== rev 12 ==
==> flow/design.v (excerpt) <==
module cordic_rotation_top#(parameter data_width=16,cordic_steps=16,angle_width=20)(
    input clk,
    input nreset,
    input enable,
    input signed [data_width-1:0] x_vec_in,
    input signed [data_width-1:0] y_vec_in,
    input [angle_width-1:0] target_angle,
    output wire signed  [data_width-1:0] x_vec_out,
    output wire signed  [data_width-1:0] y_vec_out,
    output reg done
    );
    wire signed [data_width-1:0] x [0:cordic_steps-1];
    wire signed [data_width-1:0] y [0:cordic_steps-1];
    wire signed [angle_width-1:0] angle_stages [0:cordic_steps-1];
    wire [1:cordic_steps] status;
	 reg signed [data_width-1+16:0] temp_x_vec_out,temp_y_vec_out;
	 wire done_last_stage;
	 reg signed [data_width-1:0] temp_x_vec_in,temp_y_vec_in;
	 reg [angle_width-1:0]temp_t_ang;
	 wire signed [angle_width-1:0] temp_target_angle [0:cordic_steps-1];
	 reg temp_enable;
	 always @(posedge clk) begin
		if(~nreset) begin
			temp_x_vec_in <= {data_width{1'b0}};
			temp_y_vec_in <= {data_width{1'b0}};
			temp_t_ang <= {angle_width{1'b0}};
			temp_enable <= 1'b0;
		end
		else begin
			if (enable) begin
				temp_enable <= 1'b1;				
				if ($signed(target_angle)>=$signed(20'h04000)) begin
				    if ($signed(target_angle)>=$signed(20'h08000)) begin
				        if ($signed(target_angle)>=$signed(20'h0C000)) begin
				            temp_x_vec_in <= x_vec_in;
                            temp_y_vec_in <= y_vec_in;
                            temp_t_ang <= $signed(target_angle) - $signed(20'h10000);
   				        end
				        else begin
				            temp_x_vec_in <= -x_vec_in;
                            temp_y_vec_in <= -y_vec_in;
                            temp_t_ang <= $signed(target_angle) - $signed(20'h08000);
				        end
				    end
				    else begin
                        temp_x_vec_in <= -x_vec_in;
                        temp_y_vec_in <= -y_vec_in;
                        temp_t_ang <= $signed(target_angle) - $signed(20'h08000);
  				    end
				end
                else if ($signed(target_angle)<=$signed(-20'h04000)) begin
                    if ($signed(target_angle)<=$signed(-20'h08000)) begin
                        if ($signed(target_angle)<=$signed(-20'h0C000)) begin
				            temp_x_vec_in <= x_vec_in;
                            temp_y_vec_in <= y_vec_in;
  ...
clock: 4.1 ns
lec_check: 0
cap_margin: 20
cell_pad_in_sites_detail_placement: 1
core_margin: 9
core_utilization: 59
cts_cluster_diameter: 199
gpl_routability_driven: 1
max_routing_layer: met5
place_density_lb_addon: 0.25
slew_margin: 40
run.sh (not shown) runs the stock make flow with config.mk's settings and CLKGATE_MAP_FILE=.
Stage in which a tool error killed rev 12: detailed placement.
Edits applied to the flow inputs when going from rev 12 to rev 13:
==> flow/config.mk <==
export PLATFORM = sky130hd
export DESIGN_NAME = cordic_rotation_top
export DESIGN_NICKNAME = cordic_rotation_top
export VERILOG_FILES = /design/flow/design.v
export SDC_FILE = /design/flow/constraint.sdc
export NUM_CORES = 4
export LEC_CHECK = 0
export CAP_MARGIN = 20
export CORE_MARGIN = 2
export CORE_UTILIZATION = 72
export PLACE_DENSITY = 0.63
export SLEW_MARGIN = 20
==> flow/constraint.sdc <==
create_clock -name core_clock -period 4.42 [get_ports {clk}]
set_input_delay 0.8840 -clock core_clock [delete_from_list [all_inputs] [get_ports {clk}]]
set_output_delay 0.8840 -clock core_clock [all_outputs]
set_load 0.01 [all_outputs]
### Flow results
- No final results exist for rev 13, since it was stopped by error GRT-0116 during global routing.
- Rev 12 -> rev 13: distinct cell type count after synthesis delta 0, exact match
- Across both runs, area of the placeable core was lower for rev 13 than for rev 12.
- Floorplan die area: lower on rev 13

========
## v27
The RTL this note starts from:
==> flow/design.v <==
`timescale 1ns / 1ps
module stages_rotation #(parameter data_width=16,angle_width=16,cordic_steps=16,stage_number=1)(
    input clk,
    input nreset,
    input enable,
    input signed [data_width-1:0] x_vec_in,
    input signed [data_width-1:0] y_vec_in,
    input signed [angle_width-1:0]angle_in,
    input signed [angle_width-1:0]target_angle,
    output signed [data_width-1:0] x_vec_out,
    output signed [data_width-1:0] y_vec_out,
    output reg signed [angle_width-1:0]angle_out,
    output reg signed [angle_width-1:0]target_angle_out,
    output reg done
    );
    wire signed [angle_width-1:0] atan [cordic_steps-1:0];
    assign atan[0] = 20'h02000; 
    assign atan[1] = 20'h012E4;
    assign atan[2] = 20'h009FB;
    assign atan[3] = 20'h00511;
    assign atan[4] = 20'h0028B;
    assign atan[5] = 20'h00145;
    assign atan[6] = 20'h000A2;
    assign atan[7] = 20'h00051;
    assign atan[8] = 20'h00028;
    assign atan[9] = 20'h00014;
    assign atan[10] = 20'h0000A;
    assign atan[11] = 20'h00005;
    assign atan[12] = 20'h00002;
    assign atan[13] = 20'h00001;
    assign atan[14] = 20'h00000;
    assign atan[15] = 20'h00000;
    reg signed [data_width-1:0]x_temp_out,y_temp_out;
    assign x_vec_out = x_temp_out;
    assign y_vec_out = y_temp_out;
    always @(posedge clk) begin
        if (~nreset) begin
            x_temp_out <= $signed({data_width{1'b0}});
            y_temp_out <= $signed({data_width{1'b0}});
				angle_out <= 0;
            done <= 1'b0;
        end
        else begin
            if (enable) begin
                if ($signed(target_angle) <= $signed(angle_in)) begin
                    x_temp_out <= x_vec_in + (y_vec_in>>>(stage_number-1));
                    y_temp_out <= y_vec_in - (x_vec_in>>>(stage_number-1));
                    angle_out <= angle_in - atan[stage_number-1];
                end
                else begin
                    x_temp_out <= x_vec_in - (y_vec_in>>>(stage_number-1));
                    y_temp_out <= y_vec_in + (x_vec_in>>>(stage_number-1));
                    angle_out <= angle_in + atan[(stage_number-1)];
                end
                target_angle_out <= target_angle;
                done <= 1'b1;
            end
            else begin
                x_temp_out <= $signed({data_width{1'b0}});
                y_temp_out <= $signed({data_width{1'b0}});
					 angle_out <= 0;
                done <= 1'b0;
            end
        end
    end
endmodule
`timescale 1ns / 1ps
module cordic_rotation_top#(parameter data_width=16,cordic_steps=16,angle_width=20)(
    input clk,
    input nreset,
    input enable,
    input signed [data_width-1:0] x_vec_in,
    input signed [data_width-1:0] y_vec_in,
    input [angle_width-1:0] target_angle,
    output wire signed  [data_width-1:0] x_vec_out,
    output wire signed  [data_width-1:0] y_vec_out,
    output reg done
    );
    wire signed [data_width-1:0] x [0:cordic_steps-1];
    wire signed [data_width-1:0] y [0:cordic_steps-1];
    wire signed [angle_width-1:0] angle_stages [0:cordic_steps-1];
    wire [1:cordic_steps] status;
	 reg signed [data_width-1+16:0] temp_x_vec_out,temp_y_vec_out;
	 wire done_last_stage;
	 reg signed [data_width-1:0] temp_x_vec_in,temp_y_vec_in;
	 reg [angle_width-1:0]temp_t_ang;
	 wire signed [angle_width-1:0] temp_target_angle [0:cordic_steps-1];
	 reg temp_enable;
	 always @(posedge clk) begin
		if(~nreset) begin
			temp_x_vec_in <= {data_width{1'b0}};
			temp_y_vec_in <= {data_width{1'b0}};
			temp_t_ang <= {angle_width{1'b0}};
			temp_enable <= 1'b0;
		end
		else begin
			if (enable) begin
				temp_enable <= 1'b1;				
				if ($signed(target_angle)>=$signed(20'h04000)) begin
				    if ($signed(target_angle)>=$signed(20'h08000)) begin
				        if ($signed(target_angle)>=$signed(20'h0C000)) begin
				            temp_x_vec_in <= x_vec_in;
                            temp_y_vec_in <= y_vec_in;
                            temp_t_ang <= $signed(target_angle) - $signed(20'h10000);
   				        end
				        else begin
				            temp_x_vec_in <= -x_vec_in;
                            temp_y_vec_in <= -y_vec_in;
                            temp_t_ang <= $signed(target_angle) - $signed(20'h08000);
				        end
				    end
				    else begin
                        temp_x_vec_in <= -x_vec_in;
                        temp_y_vec_in <= -y_vec_in;
                        temp_t_ang <= $signed(target_angle) - $signed(20'h08000);
  				    end
				end
                else if ($signed(target_angle)<=$signed(-20'h04000)) begin
                    if ($signed(target_angle)<=$signed(-20'h08000)) begin
                        if ($signed(target_angle)<=$signed(-20'h0C000)) begin
				            temp_x_vec_in <= x_vec_in;
                            temp_y_vec_in <= y_vec_in;
                            temp_t_ang <= $signed(target_angle) + $signed(20'h10000);
                        end
                        else begin
				            temp_x_vec_in <= -x_vec_in;
                            temp_y_vec_in <= -y_vec_in;
                            temp_t_ang <= $signed(target_angle) + $signed(20'h08000);
                        end
                    end
                    else begin
                        temp_x_vec_in <= -x_vec_in;
                        temp_y_vec_in <= -y_vec_in;
                        temp_t_ang <= $signed(target_angle) + $signed(20'h08000);
                    end
                end
				else begin
					temp_x_vec_in <= x_vec_in;
					temp_y_vec_in <= y_vec_in;
					temp_t_ang <= $signed(target_angle);
				end
			end
			else begin
				temp_enable <= 1'b0;
				temp_x_vec_in <= {data_width{1'b0}};
				temp_y_vec_in <= {data_width{1'b0}};
				temp_t_ang <= {angle_width{1'b0}};
			end
		end
	 end
    assign status[1] = temp_enable;
    assign x[0] = temp_x_vec_in;
    assign y[0] = temp_y_vec_in;
    assign angle_stages[0] = {angle_width{1'b0}};
    assign temp_target_angle[0] = temp_t_ang;
    genvar i;
    generate
        for (i=1;i<cordic_steps-1;i=i+1) begin:gen_rotation
            stages_rotation #(
                .data_width(data_width),
                .angle_width(angle_width),
                .cordic_steps(cordic_steps),
                .stage_number(i)
                )
            first(
                .clk(clk),
                .nreset(nreset),
                .enable(status[i]),
                .x_vec_in(x[i-1]),
                .y_vec_in(y[i-1]),
                .angle_in(angle_stages[i-1]),
                .target_angle(temp_target_angle[i-1]),
                .x_vec_out(x[i]),
                .y_vec_out(y[i]),
                .angle_out(angle_stages[i]),
                .target_angle_out(temp_target_angle[i]),
                .done(status[i+1])
                );
        end
    endgenerate
    stages_rotation #(
        .data_width(data_width),
        .angle_width(angle_width),
        .cordic_steps(cordic_steps),
        .stage_number(cordic_steps-1)
        )
    last(
        .clk(clk),
        .nreset(nreset),
        .enable(status[cordic_steps-1]),
        .x_vec_in(x[cordic_steps-2]),
        .y_vec_in(y[cordic_steps-2]),
        .angle_in(angle_stages[cordic_steps-2]),
        .target_angle(temp_target_angle[cordic_steps-2]),
        .x_vec_out(x[cordic_steps-1]),
        .y_vec_out(y[cordic_steps-1]),
        .angle_out(angle_stages[cordic_steps-1]),
        .target_angle_out(temp_target_angle[cordic_steps-1]),
        .done(done_last_stage)
        );
    reg counter;
	assign x_vec_out = temp_x_vec_out[data_width+7:8];
	assign y_vec_out = temp_y_vec_out[data_width+7:8];
	 always @(posedge clk) begin
        if (~nreset) begin
            done <= 1'b0;
        end
        else begin
            done <= done_last_stage;
            if (done_last_stage) begin
                    temp_x_vec_out <= $signed(x[cordic_steps-1])*$signed(16'b0000000010011011);
                    temp_y_vec_out <= $signed(y[cordic_steps-1])*$signed(16'b0000000010011011);
            end
        end
    end
endmodule
make LEC_CHECK=0 CAP_MARGIN=20 CORE_MARGIN=2 CORE_UTILIZATION=71 CTS_CLUSTER_SIZE=100 PLACE_DENSITY=0.64 SETUP_SLACK_MARGIN=1.55 SLEW_MARGIN=20 finish   # period 5.37 ns
The final layout from v27, which completed every stage, passed the timing, design-rule and antenna checks at the end of the flow.
### v27 -> v58
# v27
export LEC_CHECK = 0
export CAP_MARGIN = 20
export CORE_MARGIN = 2
export CORE_UTILIZATION = 71
export CTS_CLUSTER_SIZE = 100
export PLACE_DENSITY = 0.64
export SETUP_SLACK_MARGIN = 1.55
export SLEW_MARGIN = 20
create_clock -name core_clock -period 5.37 [get_ports {clk}]
# v58
export LEC_CHECK = 0
export CAP_MARGIN = 20
export CORE_MARGIN = 2
export CORE_UTILIZATION = 40
export PLACE_DENSITY = 0.6
export SETUP_SLACK_MARGIN = 1.31
export SLEW_MARGIN = 20
create_clock -name core_clock -period 5.86 [get_ports {clk}]
- Of the two values seen for last element of the critical path, gen_rotation[13].first.y_temp_out[15] was produced by v27 and gen_rotation[12].first.x_temp_out[15] by v58.
- From v27 to v58 the numbers moved as follows: final HPWL from detailed placement now sits lower; combinational share of power picked up an extra 0.2 points; final routed wirelength across all metal layers decreased by about 4% relative to the old numbers.
- Taking v27 as the reference, in v58 total of flip-flops plus latches after synthesis shows no meaningful change; combined global-route utilization of all metal layers shows a reduction of 16 points; net count entering floorplan shows no meaningful change; final non-filler cell total shows an increase of 1490.
- Diff v27 -> v58: number of multi-input combinational cells held; count of cells resized by post-cts repair went up 355.
Inputs modified between v58 and v31:
# v58
export LEC_CHECK = 0
export CAP_MARGIN = 20
export CORE_MARGIN = 2
export CORE_UTILIZATION = 40
export PLACE_DENSITY = 0.6
export SETUP_SLACK_MARGIN = 1.31
export SLEW_MARGIN = 20
create_clock -name core_clock -period 5.86 [get_ports {clk}]
# v31
export LEC_CHECK = 0
export CAP_MARGIN = 20
export CORE_MARGIN = 2
export CORE_UTILIZATION = 72
export PLACE_DENSITY = 0.67
export SETUP_SLACK_MARGIN = -0.3
export SLEW_MARGIN = 20
create_clock -name core_clock -period 4.39 [get_ports {clk}]
==> comparison <==
- Among v31 and v58, a clean, completed layout was produced by v58 alone.
- NOTE last weighted congestion value of the routability-driven placer v58->v31 increased by a little under 10%
- Floorplan core density, v31 and v58: higher on v31
- Floorplan row count was higher in the run labelled v58.
- Taking v58 as the reference, in v31 cell count after placement saw an increase; area of the core region saw a decrease; fraction of the mapped netlist area in compound gates saw little to no change; cell area reported after detailed placement saw an increase.
- Per the comparison of v31 with v58, maximum count of clock buffers along a single path did not really move; area of the chip lower; pre-CTS worst setup slack has decreased.
- Post-DP HPWL (v31 / v58): 1.09
Input changes introduced in v12 (baseline for comparison: v31):
# v31
export LEC_CHECK = 0
export CAP_MARGIN = 20
export CORE_MARGIN = 2
export CORE_UTILIZATION = 72
export PLACE_DENSITY = 0.67
export SETUP_SLACK_MARGIN = -0.3
export SLEW_MARGIN = 20
create_clock -name core_clock -period 4.39 [get_ports {clk}]
# v12
export LEC_CHECK = 0
export CAP_MARGIN = 20
export CORE_MARGIN = 2
export CORE_UTILIZATION = 54
export PLACE_DENSITY = 0.6
export SLEW_MARGIN = 20
create_clock -name core_clock -period 5.86 [get_ports {clk}]
==> comparison <==
Comparing v12 and v31, the lower number of placed instances with taps included was measured on v12. v12 finished all stages; the layout is clean. Compared with v31, in v12 area fraction in compound gates after synthesis essentially unchanged, CTS H-tree depth increased 1. [v12] worst slack at placement rose 0.85 ns relative to v31. Relative to v31, the initial core utilization of v12 is lower by 18 points. Row overall die height: v12 higher / v31 lower.
No activity file was given, so power comes from the tool's default toggle rates.
